## run A
==> flow/design.v (excerpt) <==
module gemm_mem(
  input wire clk,
  input wire rst,
  input wire out_rdy,
  input wire v0__read_req_rdy,
  input wire [31:0] v0__read_resp,
  input wire v0__read_resp_vld,
  input wire v0__write_completion_vld,
  input wire v0__write_req_rdy,
  input wire [31:0] v0_in,
  input wire v0_in_vld,
  input wire v1__read_req_rdy,
  input wire [31:0] v1__read_resp,
  input wire v1__read_resp_vld,
  input wire v1__write_completion_vld,
  input wire v1__write_req_rdy,
  input wire [31:0] v1_in,
  input wire v1_in_vld,
  input wire [31:0] C_rd_data,
  output wire [31:0] out,
  output wire out_vld,
  output wire [3:0] v0__read_req,
  output wire v0__read_req_vld,
  output wire v0__read_resp_rdy,
  output wire v0__write_completion_rdy,
  output wire [35:0] v0__write_req,
  output wire v0__write_req_vld,
  output wire v0_in_rdy,
  output wire [3:0] v1__read_req,
  output wire v1__read_req_vld,
  output wire v1__read_resp_rdy,
  output wire v1__write_completion_rdy,
  output wire [35:0] v1__write_req,
  output wire v1__write_req_vld,
  output wire v1_in_rdy,
  output wire [3:0] C_rd_addr,
  output wire C_rd_en,
  output wire [3:0] C_wr_addr,
  output wire [31:0] C_wr_data,
  ...
Size in the first run: roughly 4200 cells after synthesis, about 0.030 mm² of cells after synthesis.
clock: 4.32 ns
lec_check: 0
abc_area: 1
cap_margin: 20
core_margin: 2
core_utilization: 68
setup_slack_margin: 1.22
slew_margin: 20
run.sh (not shown) runs the stock make flow with config.mk's settings and CLKGATE_MAP_FILE=.
Run A completed end to end; final checks failed (negative setup slack).
What run B does differently from run A at the input level:
Settings: a deleted ABC_AREA that had been 1; a deleted SETUP_SLACK_MARGIN that had been 1.22; a change of CORE_UTILIZATION from 68 to 40; a change of the clock period (ns, I/O delays scaled along) from 4.32 to 7.78.
==> results <==
Run B reached the end of the flow, and the finished layout is clean on the timing, design-rule and antenna checks. On total net switching power, run B does better than run A. ~same flip-flop and latch count after synthesis in run B and run A. Comparing run B and run A, the higher sequential fraction of the synthesis area is on run B. Going from run A to run B, post-route total power moved down; global-route wire length before repair moved down.
Changes in run C relative to run B:
Settings: CORE_UTILIZATION now 58, was 40; the clock period (ns, I/O delays scaled along) now 5.1, was 7.78.
==> results <==
Finished, but not clean: run C, with negative setup slack.
When run C is measured against run B, its proportion of power drawn by combinational gates turns out 0.2 points lower.
Fmax: run C higher than run B
Compared with run B, run C shows a overall power of the completed layout that is 57% higher.
Run C ends up with a share of total power in the clock network that is 1.7 points higher than in run B.
Relative to run C, the following input files were edited for run D:
Settings: swapping 58 for 40 in CORE_UTILIZATION; swapping 5.1 for 13.4 in the clock period (ns, I/O delays scaled along).
Run C has lower post-route clock skew than run D. Taking run C as the reference, in run D met2 track utilization from global routing moved down, post-route cell area moved down. Between run D and run C, the difference in I/O pin count is negligible. Run D | status: complete | timing, DRC, antenna: pass. Ran to the end and failed final checks on negative setup slack: run C. The wire length of the first global-routing pass of run D was superior to that of run C. Total power of run D is lower than that of run C. Total of endpoints with negative setup slack in the final report came out lower on run D than on run C. Post-layout period usage of the worst path, run D and run C: larger value in run C.

## v29
gemm_mem again, from the RTL that the note above started with.
make LEC_CHECK=0 ABC_AREA=1 CAP_MARGIN=20 CORE_MARGIN=2 CORE_UTILIZATION=72 PLACE_DENSITY_LB_ADDON=0.04 SETUP_SLACK_MARGIN=1.9 SLEW_MARGIN=20 finish   # period 6.57 ns
v29 did not run to completion, as it errored out during 5_1_grt.
Setup changes, v29 to v25
- ABC_AREA removed (was 1)
- CORE_UTILIZATION changed from 72 to 11
- SETUP_SLACK_MARGIN removed (was 1.9)
- PLACE_DENSITY_LB_ADDON removed (was 0.04)
- the clock period (ns, I/O delays scaled along) changed from 6.57 to 9.85
## What came out
The final layout from v25, which completed every stage, passed the timing, design-rule and antenna checks at the end of the flow.
v25 against v29: core utilization before placement now smaller, horizontal die dimension now larger, post-placement cell count now larger.
Mux contribution to synthesized area up 1.4 points in v25 wrt v29
Delta (v25 minus v29): synthesized area -about 4.5%; average size of a mapped cell +18%.
Inputs modified between v25 and v59:
- putting CELL_PAD_IN_SITES_DETAIL_PLACEMENT at 1 where nothing was set
- swapping 11 for 37 in CORE_UTILIZATION
- swapping 9.85 for 9.0 in the clock period (ns, I/O delays scaled along)
Re area growth from synthesis to layout: v25 and v59 aren't equal, and the lower value belongs to v59. Looking at non-clock buffer total of the final layout, v59 sits about 1.8% below v25. Against v25, area of all placed cells without fillers in v59 came out better. Sort v25 and v59 by data required time at the worst endpoint, descending, and v25 comes first. Actual transition at the worst max-transition pin in v59 is 0.017 ns above v25.
### v59 -> v32
- clearing CELL_PAD_IN_SITES_DETAIL_PLACEMENT, which used to be 1
- swapping 37 for 67 in CORE_UTILIZATION
- putting GPL_ROUTABILITY_DRIVEN at 1 where nothing was set
- swapping 20 for 0 in SLEW_MARGIN
- swapping 20 for 5 in CAP_MARGIN
- putting ABC_AREA at 0 where nothing was set
- putting TNS_END_PERCENT at 45 where nothing was set
- putting CELL_PAD_IN_SITES_GLOBAL_PLACEMENT at 1 where nothing was set
- putting SETUP_SLACK_MARGIN at -0.45 where nothing was set
==> results <==
On adder-cell share of the synthesized area, v59 and v32 are basically level. Register share after synthesis of v32 is on par with v59. v32 against v59: floorplan core density has increased, horizontal die size has decreased, y dimension of the die went down by 72 um, die size decreased by about 44% relative to the old numbers. Summary of v32 over v59: post-synth area from yosys stat ~0 delta; number of rows in the core area went down by 27. v32 terminated abnormally: 3_3_place_gp reported GPL-0301. Taking v32 over v59, the core area ratio works out to 0.55.

gemm_mem again, from the RTL that the note above started with.
==> flow/config.mk <==
export PLATFORM = sky130hd
export DESIGN_NAME = gemm_mem
export DESIGN_NICKNAME = gemm_mem
export VERILOG_FILES = /design/flow/design.v
export SDC_FILE = /design/flow/constraint.sdc
export NUM_CORES = 4
export LEC_CHECK = 0
export ABC_AREA = 1
export CAP_MARGIN = 20
export CORE_ASPECT_RATIO = 1.03
export CORE_MARGIN = 2
export CORE_UTILIZATION = 70
export MAX_ROUTING_LAYER = met4
export PLACE_DENSITY = 0.76
export SLEW_MARGIN = 20
==> flow/constraint.sdc <==
create_clock -name core_clock -period 6.29 [get_ports {clk}]
set_input_delay 1.2580 -clock core_clock [delete_from_list [all_inputs] [get_ports {clk}]]
set_output_delay 1.2580 -clock core_clock [all_outputs]
set_load 0.01 [all_outputs]
The baseline ran to the end with violations: negative setup slack.
==> next run, changes <==
- CORE_ASPECT_RATIO: 1.03 -> 0.96
- PLACE_DENSITY: 0.76 -> not set
- PLACE_DENSITY_LB_ADDON: not set -> 0.02
- clock period: 6.29 -> 12.2 ns (I/O delays scaled with it)
Now the flow completed with no timing, DRC or antenna violations.
Global-route usage came out lower by 5.0 points.
Core utilization came out lower by 7.2 points.
Setup slack improved by 4.6 ns.
Clock skew came out lower by 0.0088 ns.

run 1:
Starting RTL as in the previous note.
==> flow/design.v (excerpt) <==
module gemm_mem(
  input wire clk,
  input wire rst,
  input wire out_rdy,
  input wire v0__read_req_rdy,
  input wire [31:0] v0__read_resp,
  input wire v0__read_resp_vld,
  input wire v0__write_completion_vld,
  input wire v0__write_req_rdy,
  input wire [31:0] v0_in,
  input wire v0_in_vld,
  input wire v1__read_req_rdy,
  input wire [31:0] v1__read_resp,
  input wire v1__read_resp_vld,
  input wire v1__write_completion_vld,
  input wire v1__write_req_rdy,
  input wire [31:0] v1_in,
  input wire v1_in_vld,
  input wire [31:0] C_rd_data,
  output wire [31:0] out,
  output wire out_vld,
  output wire [3:0] v0__read_req,
  output wire v0__read_req_vld,
  output wire v0__read_resp_rdy,
  output wire v0__write_completion_rdy,
  output wire [35:0] v0__write_req,
  output wire v0__write_req_vld,
  output wire v0_in_rdy,
  output wire [3:0] v1__read_req,
  output wire v1__read_req_vld,
  output wire v1__read_resp_rdy,
  output wire v1__write_completion_rdy,
  output wire [35:0] v1__write_req,
  output wire v1__write_req_vld,
  output wire v1_in_rdy,
  output wire [3:0] C_rd_addr,
  output wire C_rd_en,
  output wire [3:0] C_wr_addr,
  output wire [31:0] C_wr_data,
  output wire C_wr_en
);
make LEC_CHECK=0 ABC_AREA=1 CAP_MARGIN=35 CELL_PAD_IN_SITES_DETAIL_PLACEMENT=1 CELL_PAD_IN_SITES_GLOBAL_PLACEMENT=1 CORE_MARGIN=4 CORE_UTILIZATION=62 CTS_CLUSTER_DIAMETER=112 GPL_TIMING_DRIVEN=1 MIN_ROUTING_LAYER=met1 PLACE_DENSITY_LB_ADDON=0.1 SLEW_MARGIN=30 TNS_END_PERCENT=90 finish   # period 8.85 ns
Run 1 did not run to completion, as it errored out during 3_3_place_gp.
### run 1 -> run 2
==> flow/config.mk <==
export PLATFORM = sky130hd
export DESIGN_NAME = gemm_mem
export DESIGN_NICKNAME = gemm_mem
export VERILOG_FILES = /design/flow/design.v
export SDC_FILE = /design/flow/constraint.sdc
export NUM_CORES = 4
export LEC_CHECK = 0
export CAP_MARGIN = 20
export CORE_MARGIN = 2
export CORE_UTILIZATION = 40
export SLEW_MARGIN = 20
==> flow/constraint.sdc <==
create_clock -name core_clock -period 9.0 [get_ports {clk}]
set_input_delay 1.8000 -clock core_clock [delete_from_list [all_inputs] [get_ports {clk}]]
set_output_delay 1.8000 -clock core_clock [all_outputs]
set_load 0.01 [all_outputs]
Findings:
The remaining runs in run 1 and run 2 completed every stage, whereas run 1 halted early.
Run 1 did not run to completion, as it errored out during 3_3_place_gp.
Yosys cell count in run 2 is 792 below run 1.
Compared with run 1, in run 2 area reported by Yosys stat went down by 0.0014 mm², vertical die size went up by 44 µm, fraction of the yosys area taken by sequential cells went up by 0.77 points, number of instances in the synthesized netlist went down by 792.
Against run 1, run 2 reports a x dimension of the die that is higher.
Compared to run 1, run 2 was floorplanned on a bigger die.
For run 3, these inputs were changed with respect to run 2:
-- flow/config.mk --
<<< run 2, line 8
export CAP_MARGIN = 20
>>> run 3, line 8
export ABC_AREA = 0
export CAP_MARGIN = 5
export CELL_PAD_IN_SITES_GLOBAL_PLACEMENT = 1
<<< run 2, line 10
export CORE_UTILIZATION = 40
export SLEW_MARGIN = 20
>>> run 3, line 12
export CORE_UTILIZATION = 67
export CTS_CLUSTER_DIAMETER = 94
export GPL_ROUTABILITY_DRIVEN = 1
export MIN_ROUTING_LAYER = met2
export SETUP_SLACK_MARGIN = -0.45
export SLEW_MARGIN = 0
export TNS_END_PERCENT = 95
--- outcome ---
The remaining runs in run 2 and run 3 completed every stage, whereas run 3 halted early. Run 3: it failed with a tool error in 3_3_place_gp, so there are no final results. As far as area after synthesis is concerned, run 2 and run 3 perform about the same. Comparing run 2 and run 3, height of the die is higher on run 2. Synthesized cell count: run 2 vs run 3, no meaningful difference. Run 3 against run 2; area of the die is down by more than a quarter. For the row count, run 3 came in about 23% lower than run 2 did. Between run 2 and run 3, the difference in Yosys chip area is negligible.

gemm_mem again, from the RTL that the note above started with.
==> flow/config.mk <==
export PLATFORM = sky130hd
export DESIGN_NAME = gemm_mem
export DESIGN_NICKNAME = gemm_mem
export VERILOG_FILES = /design/flow/design.v
export SDC_FILE = /design/flow/constraint.sdc
export NUM_CORES = 4
export LEC_CHECK = 0
export ABC_AREA = 0
export CAP_MARGIN = 20
export CORE_MARGIN = 2
export CORE_UTILIZATION = 72
export CTS_CLUSTER_DIAMETER = 393
export CTS_CLUSTER_SIZE = 99
export SETUP_SLACK_MARGIN = 0.13
export SLEW_MARGIN = 20
export TNS_END_PERCENT = 10
==> flow/constraint.sdc <==
create_clock -name core_clock -period 3.53 [get_ports {clk}]
set_input_delay 0.7060 -clock core_clock [delete_from_list [all_inputs] [get_ports {clk}]]
set_output_delay 0.7060 -clock core_clock [all_outputs]
set_load 0.01 [all_outputs]
The first run failed in global routing.
Rerun with:
--- a/flow/config.mk
+++ b/flow/config.mk
@@ -8 +8 @@
-export ABC_AREA = 0
+export ABC_AREA = 1
@@ -12,3 +12 @@
-export CTS_CLUSTER_DIAMETER = 393
-export CTS_CLUSTER_SIZE = 99
-export SETUP_SLACK_MARGIN = 0.13
+export PLACE_DENSITY = 0.79
@@ -16 +13,0 @@
-export TNS_END_PERCENT = 10
==> flow/constraint.sdc (replaced) <==
create_clock -name core_clock -period 6.25 [get_ports {clk}]
set_input_delay 1.2500 -clock core_clock [delete_from_list [all_inputs] [get_ports {clk}]]
set_output_delay 1.2500 -clock core_clock [all_outputs]
set_load 0.01 [all_outputs]
The changed run aborted during global routing on GRT-0232.
Die size is higher by about 4.6%.
Area after synthesis is higher by about 5%.
Synthesized cell count is higher by 23%.
Rerun with:
--- a/flow/config.mk
+++ b/flow/config.mk
@@ -12 +12 @@
-export PLACE_DENSITY = 0.79
+export PLACE_DENSITY = 0.76
==> flow/constraint.sdc (replaced) <==
create_clock -name core_clock -period 6.24 [get_ports {clk}]
set_input_delay 1.2480 -clock core_clock [delete_from_list [all_inputs] [get_ports {clk}]]
set_output_delay 1.2480 -clock core_clock [all_outputs]
set_load 0.01 [all_outputs]
The changed run stopped in global routing, error GRT-0232.
Synthesized cell count is unchanged.
Die size stays the same.
Area after synthesis does not change.
Rerun with:
--- a/flow/config.mk
+++ b/flow/config.mk
@@ -8 +7,0 @@
-export ABC_AREA = 1
@@ -11,2 +10 @@
-export CORE_UTILIZATION = 72
-export PLACE_DENSITY = 0.76
+export CORE_UTILIZATION = 58
==> flow/constraint.sdc (replaced) <==
create_clock -name core_clock -period 4.66 [get_ports {clk}]
set_input_delay 0.9320 -clock core_clock [delete_from_list [all_inputs] [get_ports {clk}]]
set_output_delay 0.9320 -clock core_clock [all_outputs]
set_load 0.01 [all_outputs]
Effect:
- The changed run completed and failed the layout checks on negative setup slack
- area after synthesis drops by 4.5%
- die area climbs by 18%
- synthesized cell count drops by 19%

gemm_mem again, from the RTL that the note above started with.
make LEC_CHECK=0 ABC_AREA=1 CAP_MARGIN=20 CORE_MARGIN=2 CORE_UTILIZATION=72 CTS_CLUSTER_DIAMETER=393 SLEW_MARGIN=20 finish   # period 4.3 ns
The first run aborted during global routing (5_1_grt).
Then changed:
- ABC_AREA: 1 -> default
- CORE_UTILIZATION: 72 -> 44
- CTS_CLUSTER_DIAMETER: 393 -> default
- clock period: 4.3 -> 5.35 ns (I/O delays scaled with it)
What happened: This time the run ran to the end with violations: setup timing; area after synthesis is lower by 4.5%; die size climbs by 55%; synthesized cell count falls by 19%.
Then changed:
- CORE_UTILIZATION: 44 -> 58
- SETUP_SLACK_MARGIN: default -> 1.33
- clock period: 5.35 -> 7.32 ns (I/O delays scaled with it)
This time the run ran to the end with no violations; global-route usage rises by 7.4 points; design area fell by a few percent; via count rises slightly; setup slack gains 1.9 ns; clock power goes down by a quarter to a third; wire length goes down by a few percent; synthesized cell count stays the same; hold slack stays flat; power goes down by a quarter to a third.
Then changed:
- CORE_UTILIZATION: 58 -> 65
- MAX_ROUTING_LAYER: default -> met4
- SETUP_SLACK_MARGIN: 1.33 -> default
- clock period: 7.32 -> 6.2 ns (I/O delays scaled with it)
Result: This time the run finished but failed the layout checks on setup timing; critical path depth rises by 1; utilization rises by 12 points; total power rises by 15%; worst hold slack is about the same; sequential power rises by 19%; setup slack got worse by 1.5 ns; wire length rises by 8.7%.

Starting RTL as in the previous note.
==> flow/config.mk <==
export PLATFORM = sky130hd
export DESIGN_NAME = gemm_mem
export DESIGN_NICKNAME = gemm_mem
export VERILOG_FILES = /design/flow/design.v
export SDC_FILE = /design/flow/constraint.sdc
export NUM_CORES = 4
export LEC_CHECK = 0
export ABC_AREA = 1
export CAP_MARGIN = 20
export CORE_ASPECT_RATIO = 0.96
export CORE_MARGIN = 2
export CORE_UTILIZATION = 57
export CTS_CLUSTER_DIAMETER = 29
export CTS_CLUSTER_SIZE = 84
export MAX_ROUTING_LAYER = met4
export SLEW_MARGIN = 20
==> flow/constraint.sdc <==
create_clock -name core_clock -period 7.97 [get_ports {clk}]
set_input_delay 1.5940 -clock core_clock [delete_from_list [all_inputs] [get_ports {clk}]]
set_output_delay 1.5940 -clock core_clock [all_outputs]
set_load 0.01 [all_outputs]
The first run completed without violations.
Then changed:
Settings changed: CORE_ASPECT_RATIO 0.96 to default, CORE_UTILIZATION 57 to 68, CTS_CLUSTER_DIAMETER 29 to 246, CTS_CLUSTER_SIZE 84 to default.
Clock period 7.97 ns to 5.43 ns, I/O delays scaled along.
This time the run ran to the end with violations: negative setup slack.
Synthesized area does not change.
Clock power falls by a quarter to a third.
Clock-buffer cell count went down by 34.
Sequential power increases by well over a third.
Wire length rises by about a fifth.
Global-route usage came out higher by 9.3 points.
Die area came out lower by about a fifth.
Combinational power goes up by well over a third.
Then changed:
Settings changed: CORE_UTILIZATION 68 to 70, CTS_CLUSTER_DIAMETER 246 to default.
What happened: The changed run finished with negative setup slack left; utilization is higher by 2.2 points; routed wire length is higher by about 9%; final area barely changes; clock skew is higher by 0.014 ns; non-clock buffer count is lower by 20; maximum frequency is lower by about 6%; global-route usage is higher by 1.3 points; sequential power is about the same.
Then changed:
Settings changed: CORE_UTILIZATION 70 to 71, PLACE_DENSITY from default to 0.78.
Clock period 5.43 ns to 6.4 ns, I/O delays scaled along.
After rerunning:
- The new run completed and failed the layout checks on negative setup slack
- die size goes down by 1.4%
- utilization drops by 1.0 points
- clock power came out lower by 17%
- setup slack improved by 0.29 ns
- via count fell by 0.82%
- cell area falls by 3.1%
- synthesized area stays the same
- fmax came out lower by 8.5%
- wire length fell by 0.57%
- global-route usage went up by 0.51 points
Then changed:
Settings changed: MAX_ROUTING_LAYER met4 to default, PLACE_DENSITY 0.78 to 0.76.
Clock period 6.4 ns to 6.24 ns, I/O delays scaled along.
=> The new run produced a layout that fails on negative setup slack. Critical path depth grows by 2. Die size is unchanged. Worst hold slack is worse by 0.0037 ns. Setup slack is better by 0.39 ns. Non-clock buffer count grows by 2. Design area grows by 0.93%. First-iteration DRC count shrinks by 15%. Clock-buffer cell count shrinks by 1. Area after synthesis is unchanged.
Then changed:
Settings changed: CORE_UTILIZATION 71 to 67, PLACE_DENSITY 0.76 to default.
Clock period 6.24 ns to 6.57 ns, I/O delays scaled along.
=>
- This time the run finished with timing, DRC and antenna clean
- routed wire length is lower by 18%
- critical path depth climbs by 4
- synthesized area does not change
- total power is lower by 1.8%
- combinational power drops by 6.8%
- sequential share of layout area increases by 0.40 points
- clock power went up by about 3%
- register-to-register slack gains 1.2 ns
- cell area falls by 2.9%
- clock skew barely changes
Power is estimated from default activity; no workload was simulated.
